## CPU
module CPU(
    input logic clk,
    input logic rst,
    output logic [31:0] im_addr,
    input  logic [31:0] im_rdata,     
    output logic [31:0] dm_addr,
    output logic [31:0] dm_wdata,    
    output logic [3:0]  dm_web,       
    input  logic [31:0] dm_rdata      
);
Settings: LEC_CHECK=0, ABC_AREA=1, CAP_MARGIN=20, CORE_MARGIN=2, CORE_UTILIZATION=72, CTS_CLUSTER_DIAMETER=97, CTS_CLUSTER_SIZE=60, HOLD_SLACK_MARGIN=0.29, MAX_ROUTING_LAYER=met4, PLACE_DENSITY_LB_ADDON=0.04, SETUP_SLACK_MARGIN=1.06, SLEW_MARGIN=20; clock period 4.08 ns.
run.sh (not shown) runs the stock make flow with config.mk's settings and CLKGATE_MAP_FILE=.
The starting point never finished: it broke off in global routing (DRT-9419).
Rerun with:
- ABC_AREA: 1 -> unset
- CORE_UTILIZATION: 72 -> 61
- CTS_CLUSTER_DIAMETER: 97 -> unset
- CTS_CLUSTER_SIZE: 60 -> unset
- HOLD_SLACK_MARGIN: 0.29 -> unset
- MAX_ROUTING_LAYER: met4 -> unset
- PLACE_DENSITY_LB_ADDON: 0.04 -> unset
- SETUP_SLACK_MARGIN: 1.06 -> 1.16
- TNS_END_PERCENT: unset -> 5
- clock period: 4.08 -> 4.43 ns (I/O delays scaled with it)
- The new run finished with negative setup slack left
- die size rises by 12%
- area after synthesis falls by 4.9%
- synthesized cell count falls by 39%
Rerun with:
- CORE_UTILIZATION: 61 -> 72
- CTS_CLUSTER_DIAMETER: unset -> 97
- CTS_CLUSTER_SIZE: unset -> 60
- SETUP_SLACK_MARGIN: 1.16 -> unset
- TNS_END_PERCENT: 5 -> unset
- clock period: 4.43 -> 4.21 ns (I/O delays scaled with it)
Outcome:
- The changed run never finished: it broke off in global routing (GRT-0116)
- die size goes down by 15%
- synthesized cell count is unchanged
- synthesized area stays the same
Rerun with:
- CORE_UTILIZATION: 72 -> 40
- CTS_CLUSTER_DIAMETER: 97 -> unset
- CTS_CLUSTER_SIZE: 60 -> unset
- PLACE_DENSITY: unset -> 0.6
- clock period: 4.21 -> 7.98 ns (I/O delays scaled with it)
- With this change the flow passed the timing, DRC and antenna checks
- synthesized cell count stays the same
- die size rises by 79%
- synthesized area is unchanged

---

== P ==
CPU again, from the RTL that the note above started with.
make LEC_CHECK=0 ABC_AREA=0 CAP_MARGIN=20 CELL_PAD_IN_SITES_GLOBAL_PLACEMENT=0 CORE_MARGIN=3 CORE_UTILIZATION=69 CTS_CLUSTER_SIZE=37 GPL_ROUTABILITY_DRIVEN=1 GPL_TIMING_DRIVEN=1 HOLD_SLACK_MARGIN=0.28 MAX_ROUTING_LAYER=met5 PLACE_DENSITY_LB_ADDON=0.0 SETUP_SLACK_MARGIN=0.93 SLEW_MARGIN=20 finish   # period 6.18 ns
P terminated abnormally: global routing (5_1_grt) reported GRT-0116.
#### Input delta (Q over P)
- a change of GPL_TIMING_DRIVEN from 1 to 0
- a change of SETUP_SLACK_MARGIN from 0.93 to 2.2
- a change of CORE_UTILIZATION from 69 to 39
- a change of CORE_MARGIN from 3 to 7
- a deleted CTS_CLUSTER_SIZE that had been 37
- a change of GPL_ROUTABILITY_DRIVEN from 1 to 0
- a change of the clock period (ns, I/O delays scaled along) from 6.18 to 10.2
## What came out
The sole clean run among P and Q is Q.
Status(P) = ERROR, stage = global routing (5_1_grt)
| area after detailed placement | Q vs P | 2.9% higher |
Mux share of post-synthesis cell area came out exactly the same in P and Q.
P → Q: share of the core filled by cells before placement fell by 31 points, number of clock buffers inserted by TritonCTS rose by 23.
Changes observed in Q relative to P: total die area up 100000 µm², count of instances resized after the clock tree is built up 22.
> inputs changed (Q -> R)
- HOLD_SLACK_MARGIN: 0.28 -> unset
- GPL_ROUTABILITY_DRIVEN: 0 -> unset
- CORE_MARGIN: 7 -> 2
- SETUP_SLACK_MARGIN: 2.2 -> unset
- GPL_TIMING_DRIVEN: 0 -> unset
- CORE_UTILIZATION: 39 -> 58
- CELL_PAD_IN_SITES_GLOBAL_PLACEMENT: 0 -> unset
- MAX_ROUTING_LAYER: met5 -> unset
- PLACE_DENSITY_LB_ADDON: 0.0 -> unset
- ABC_AREA: 0 -> unset
- the clock period (ns, I/O delays scaled along): 10.2 -> 4.43
## What came out
sky130_fd_sc_hd__mux4_2 as the slowest stage cell on the critical path was reported by R, and sky130_fd_sc_hd__a21oi_2 by Q.
Nothing crashed in R and all stages finished; the problem is that the final layout failed, the offending checks being negative setup slack.
Comparing the two runs side by side, R comes out behind Q on total clock network power.
On clock-pin slew on the worst setup and hold paths, R and Q are neck and neck.
Logic depth of the worst setup path including buffers: higher on R
R vs Q: power in combinational cells up
### R -> S
- an added PLACE_DENSITY of 0.6
- a change of CORE_UTILIZATION from 58 to 40
- a change of the clock period (ns, I/O delays scaled along) from 4.43 to 4.6
==> comparison <==
Complete run, failing final checks: S, reason negative setup slack. S: multi-input gate area in the final layout is about 2.4% lower than what R reported. | post-route clock period utilization | higher: R |. For the data arrival at the endpoint of the critical path, S came in 0.02 ns lower than R did. met3 routing resource usage after global routing down 8.4 points in S wrt R. Growth of design area from synthesis to finish (lower): S. In S, the routed wire length came out about 3.3% below the value in R. Per the comparison of S with R, leakage power total -2.5%; yosys cell count barely changed.
Edits applied to the flow inputs when going from S to T:
- removing PLACE_DENSITY (formerly 0.6)
- changing CORE_UTILIZATION from 40 to 59
- changing the clock period (ns, I/O delays scaled along) from 4.6 to 4.21
## What came out
Initial antenna violation count ended up 3 lower on T than on S. Final standard cell utilization of the core (lower): S. T: post-route cell area higher than S. The flow for T finished, though final verification flagged negative setup slack. Summary: with S as the reference, maximum frequency in T moved down by a few percent. Summary: with S as the reference, HPWL after detailed placement in T moved up slightly. Comparing fraction of power consumed by the clock network for T and S, the smaller number came from T. Delta(share of cell area taken by flip-flops and latches, T - S) < 0. Of the two candidates, S has the worse worst hold slack and T the better one.

---

Starting RTL as in the previous note.
export LEC_CHECK = 0
export ABC_AREA = 1
export CAP_MARGIN = 20
export CORE_MARGIN = 2
export CORE_UTILIZATION = 72
export CTS_CLUSTER_DIAMETER = 97
export CTS_CLUSTER_SIZE = 60
export PLACE_DENSITY = 0.35
export SETUP_SLACK_MARGIN = 0.21
export SLEW_MARGIN = 20
create_clock -name core_clock -period 4.06 [get_ports {clk}]
The first run ended with an error in 5_1_grt.
Change:
--- a/flow/config.mk
+++ b/flow/config.mk
@@ -8 +7,0 @@
-export ABC_AREA = 1
@@ -11,5 +10,2 @@
-export CORE_UTILIZATION = 72
-export CTS_CLUSTER_DIAMETER = 97
-export CTS_CLUSTER_SIZE = 60
-export PLACE_DENSITY = 0.35
-export SETUP_SLACK_MARGIN = 0.21
+export CORE_UTILIZATION = 35
+export PLACE_DENSITY = 0.6
==> flow/constraint.sdc (replaced) <==
create_clock -name core_clock -period 12.5 [get_ports {clk}]
set_input_delay 2.5000 -clock core_clock [delete_from_list [all_inputs] [get_ports {clk}]]
set_output_delay 2.5000 -clock core_clock [all_outputs]
set_load 0.01 [all_outputs]
Result: The new run went through all stages and came out clean. Synthesized area goes down by a few percent. Synthesized cell count fell by well over a third. Die size rose by well over a third.
Change:
--- a/flow/config.mk
+++ b/flow/config.mk
@@ -10,2 +10,3 @@
-export CORE_UTILIZATION = 35
-export PLACE_DENSITY = 0.6
+export CORE_UTILIZATION = 60
+export CTS_CLUSTER_SIZE = 59
+export SETUP_SLACK_MARGIN = -0.41
==> flow/constraint.sdc (replaced) <==
create_clock -name core_clock -period 4.43 [get_ports {clk}]
set_input_delay 0.8860 -clock core_clock [delete_from_list [all_inputs] [get_ports {clk}]]
set_output_delay 0.8860 -clock core_clock [all_outputs]
set_load 0.01 [all_outputs]
This time the run completed, yet does not pass: negative setup slack; non-clock buffer count climbs by 1313; cell area climbs by 11%; flip-flop count stays the same.
Change:
--- a/flow/config.mk
+++ b/flow/config.mk
@@ -11,2 +11,3 @@
-export CTS_CLUSTER_SIZE = 59
-export SETUP_SLACK_MARGIN = -0.41
+export CTS_CLUSTER_DIAMETER = 361
+export PLACE_DENSITY = 0.6
+export SETUP_SLACK_MARGIN = 1.32
@@ -13,0 +15 @@
+export TNS_END_PERCENT = 5
==> flow/constraint.sdc (replaced) <==
create_clock -name core_clock -period 5.88 [get_ports {clk}]
set_input_delay 1.1760 -clock core_clock [delete_from_list [all_inputs] [get_ports {clk}]]
set_output_delay 1.1760 -clock core_clock [all_outputs]
set_load 0.01 [all_outputs]
After rerunning:
- The changed run ran to the end with violations: negative setup slack
- flip-flop count does not change
- final cell count drops by 4.6%
- setup slack improved by 1.6 ns
- via count went down by 4.9%
- first-iteration DRC count drops by 7.0%
- cell area is lower by 1.5%
- area after synthesis is unchanged
- synthesized cell count stays the same
- hold slack hardly moves
- total power goes down by 26%

---

Starting RTL as in the previous note.
==> flow/design.v (excerpt) <==
module CPU(
    input logic clk,
    input logic rst,
    output logic [31:0] im_addr,
    input  logic [31:0] im_rdata,     
    output logic [31:0] dm_addr,
    output logic [31:0] dm_wdata,    
    output logic [3:0]  dm_web,       
    input  logic [31:0] dm_rdata      
);
==> flow/config.mk <==
export PLATFORM = sky130hd
export DESIGN_NAME = CPU
export DESIGN_NICKNAME = CPU
export VERILOG_FILES = /design/flow/design.v
export SDC_FILE = /design/flow/constraint.sdc
export NUM_CORES = 4
export LEC_CHECK = 0
export ABC_AREA = 1
export CAP_MARGIN = 20
export CORE_MARGIN = 2
export CORE_UTILIZATION = 72
export CTS_CLUSTER_DIAMETER = 97
export CTS_CLUSTER_SIZE = 60
export HOLD_SLACK_MARGIN = -0.08
export MAX_ROUTING_LAYER = met4
export PLACE_DENSITY_LB_ADDON = 0.04
export SETUP_SLACK_MARGIN = 1.06
export SLEW_MARGIN = 20
export TNS_END_PERCENT = 40
==> flow/constraint.sdc <==
create_clock -name core_clock -period 4.21 [get_ports {clk}]
set_input_delay 0.8420 -clock core_clock [delete_from_list [all_inputs] [get_ports {clk}]]
set_output_delay 0.8420 -clock core_clock [all_outputs]
set_load 0.01 [all_outputs]
The baseline failed in global routing (GRT-0232).
Change:
Settings changed: ABC_AREA 1 to not set, CORE_UTILIZATION 72 to 58, CTS_CLUSTER_DIAMETER 97 to not set, CTS_CLUSTER_SIZE 60 to 100, HOLD_SLACK_MARGIN -0.08 to not set, MAX_ROUTING_LAYER met4 to not set, PLACE_DENSITY set to 0.6, PLACE_DENSITY_LB_ADDON 0.04 to not set, SETUP_SLACK_MARGIN 1.06 to not set, TNS_END_PERCENT 40 to not set.
Clock period 4.21 ns to 5.39 ns, I/O delays scaled along.
What happened: This time the run finished with setup timing left; area after synthesis fell by 4.9%; die size rose by 18%; synthesized cell count fell by about 40%.
Change:
Settings changed: CORE_UTILIZATION 58 to 70, CTS_CLUSTER_SIZE 100 to 57, PLACE_DENSITY 0.6 to not set.
Clock period 5.39 ns to 6.22 ns, I/O delays scaled along.
Result: This time the run failed in global routing, error GRT-0116. Synthesized cell count is unchanged. Area after synthesis does not change. Die size went down by 17%.
Change:
Settings changed: CORE_UTILIZATION 70 to 59, CTS_CLUSTER_DIAMETER set to 365, CTS_CLUSTER_SIZE 57 to not set, PLACE_DENSITY set to 0.6, SETUP_SLACK_MARGIN set to 1.32.
Clock period 6.22 ns to 5.83 ns, I/O delays scaled along.
Outcome:
- Now the flow finished but fails on setup timing
- die size came out higher by 18%
- synthesized cell count does not change
- area after synthesis is unchanged

---

Starting RTL as in the previous note.
// CPU
module CPU(
    input logic clk,
    input logic rst,
    output logic [31:0] im_addr,
    input  logic [31:0] im_rdata,     
    output logic [31:0] dm_addr,
    output logic [31:0] dm_wdata,    
    output logic [3:0]  dm_web,       
    input  logic [31:0] dm_rdata      
);
export LEC_CHECK = 0
export CAP_MARGIN = 20
export CELL_PAD_IN_SITES_DETAIL_PLACEMENT = 1
export CORE_ASPECT_RATIO = 0.95
export CORE_MARGIN = 8
export CORE_UTILIZATION = 40
export CTS_CLUSTER_DIAMETER = 323
export CTS_CLUSTER_SIZE = 73
export GPL_ROUTABILITY_DRIVEN = 0
export GPL_TIMING_DRIVEN = 0
export HOLD_SLACK_MARGIN = 0.25
export MIN_ROUTING_LAYER = met2
export PLACE_DENSITY_LB_ADDON = 0.13
export SETUP_SLACK_MARGIN = -0.32
export SLEW_MARGIN = 15
export TNS_END_PERCENT = 25
create_clock -name core_clock -period 6.26 [get_ports {clk}]
The first run stopped in global routing (5_1_grt).
Rerun with:
==> flow/config.mk (replaced) <==
export PLATFORM = sky130hd
export DESIGN_NAME = CPU
export DESIGN_NICKNAME = CPU
export VERILOG_FILES = /design/flow/design.v
export SDC_FILE = /design/flow/constraint.sdc
export NUM_CORES = 4
export LEC_CHECK = 0
export CAP_MARGIN = 20
export CORE_ASPECT_RATIO = 1.01
export CORE_MARGIN = 2
export CORE_UTILIZATION = 40
export GPL_TIMING_DRIVEN = 0
export SLEW_MARGIN = 20
export TNS_END_PERCENT = 80
==> flow/constraint.sdc (replaced) <==
create_clock -name core_clock -period 8.5 [get_ports {clk}]
set_input_delay 1.7000 -clock core_clock [delete_from_list [all_inputs] [get_ports {clk}]]
set_output_delay 1.7000 -clock core_clock [all_outputs]
set_load 0.01 [all_outputs]
The new run finished with negative setup slack left.
Die area decreases by 5.0%.
Synthesized area is unchanged.
Synthesized cell count does not change.
Rerun with:
--- a/flow/config.mk
+++ b/flow/config.mk
@@ -8,7 +8,7 @@
 export CAP_MARGIN = 20
-export CORE_ASPECT_RATIO = 1.01
+export CELL_PAD_IN_SITES_DETAIL_PLACEMENT = 1
 export CORE_MARGIN = 2
 export CORE_UTILIZATION = 40
-export GPL_TIMING_DRIVEN = 0
+export CTS_CLUSTER_DIAMETER = 323
+export PLACE_DENSITY_LB_ADDON = 0.13
 export SLEW_MARGIN = 20
-export TNS_END_PERCENT = 80
==> flow/constraint.sdc (replaced) <==
create_clock -name core_clock -period 4.71 [get_ports {clk}]
set_input_delay 0.9420 -clock core_clock [delete_from_list [all_inputs] [get_ports {clk}]]
set_output_delay 0.9420 -clock core_clock [all_outputs]
set_load 0.01 [all_outputs]
What happened: The new run completed, yet does not pass: negative setup slack; setup slack loses 1.4 ns; total power increases by about 90%; design area increases by about 11%; via count increases by about 4%; routed wire length increases by 0.34%; count of clock-buffer cells in the layout decreases by 13; synthesized area does not change; cell count increases by about 11%; die area is unchanged; fmax increases by 38%; sequential share of layout area decreases by 4.4 points.
Rerun with:
--- a/flow/config.mk
+++ b/flow/config.mk
@@ -8,7 +8,5 @@
 export CAP_MARGIN = 20
-export CELL_PAD_IN_SITES_DETAIL_PLACEMENT = 1
 export CORE_MARGIN = 2
-export CORE_UTILIZATION = 40
-export CTS_CLUSTER_DIAMETER = 323
-export PLACE_DENSITY_LB_ADDON = 0.13
+export CORE_UTILIZATION = 62
+export PLACE_DENSITY = 0.6
 export SLEW_MARGIN = 20
==> flow/constraint.sdc (replaced) <==
create_clock -name core_clock -period 7.98 [get_ports {clk}]
set_input_delay 1.5960 -clock core_clock [delete_from_list [all_inputs] [get_ports {clk}]]
set_output_delay 1.5960 -clock core_clock [all_outputs]
set_load 0.01 [all_outputs]
=> The new run went through all stages and came out clean. Hold slack is better by 0.0040 ns. Cell count shrinks by 22%. Area after synthesis does not change. Non-clock buffer count falls by 1342. Worst setup slack is better by 1.8 ns. Via count drops by 5.7%.

---

## before
CPU again, from the RTL that the note above started with.
clock: 4.21 ns
lec_check: 0
abc_area: 0
cap_margin: 20
core_margin: 2
core_utilization: 72
cts_cluster_diameter: 97
cts_cluster_size: 60
place_density: 0.35
setup_slack_margin: 0.57
slew_margin: 20
FAIL before @ 5_1_grt: tool exited with error
### before -> after
# before
export LEC_CHECK = 0
export ABC_AREA = 0
export CAP_MARGIN = 20
export CORE_MARGIN = 2
export CORE_UTILIZATION = 72
export CTS_CLUSTER_DIAMETER = 97
export CTS_CLUSTER_SIZE = 60
export PLACE_DENSITY = 0.35
export SETUP_SLACK_MARGIN = 0.57
export SLEW_MARGIN = 20
create_clock -name core_clock -period 4.21 [get_ports {clk}]
# after
export LEC_CHECK = 0
export ABC_AREA = 1
export CAP_MARGIN = 20
export CORE_MARGIN = 2
export CORE_UTILIZATION = 72
export CTS_CLUSTER_DIAMETER = 97
export CTS_CLUSTER_SIZE = 60
export PLACE_DENSITY_LB_ADDON = 0.04
export SETUP_SLACK_MARGIN = 1.06
export SLEW_MARGIN = 20
create_clock -name core_clock -period 4.21 [get_ports {clk}]
==> comparison <==
- In the summary table, after is marked failed, with error ODB-0269 raised in 5_1_grt.
- Half-perimeter wire length after detailed placement (after vs. before) decreases by more than 10%
- Looking at yosys synthesis chip area, after sits 5.1% above before.
- Area of the mapped netlist for after: about 5% up relative to before
- Synthesized cell count in after is 4,113 above before.
Power and IR drop assume default switching activity.
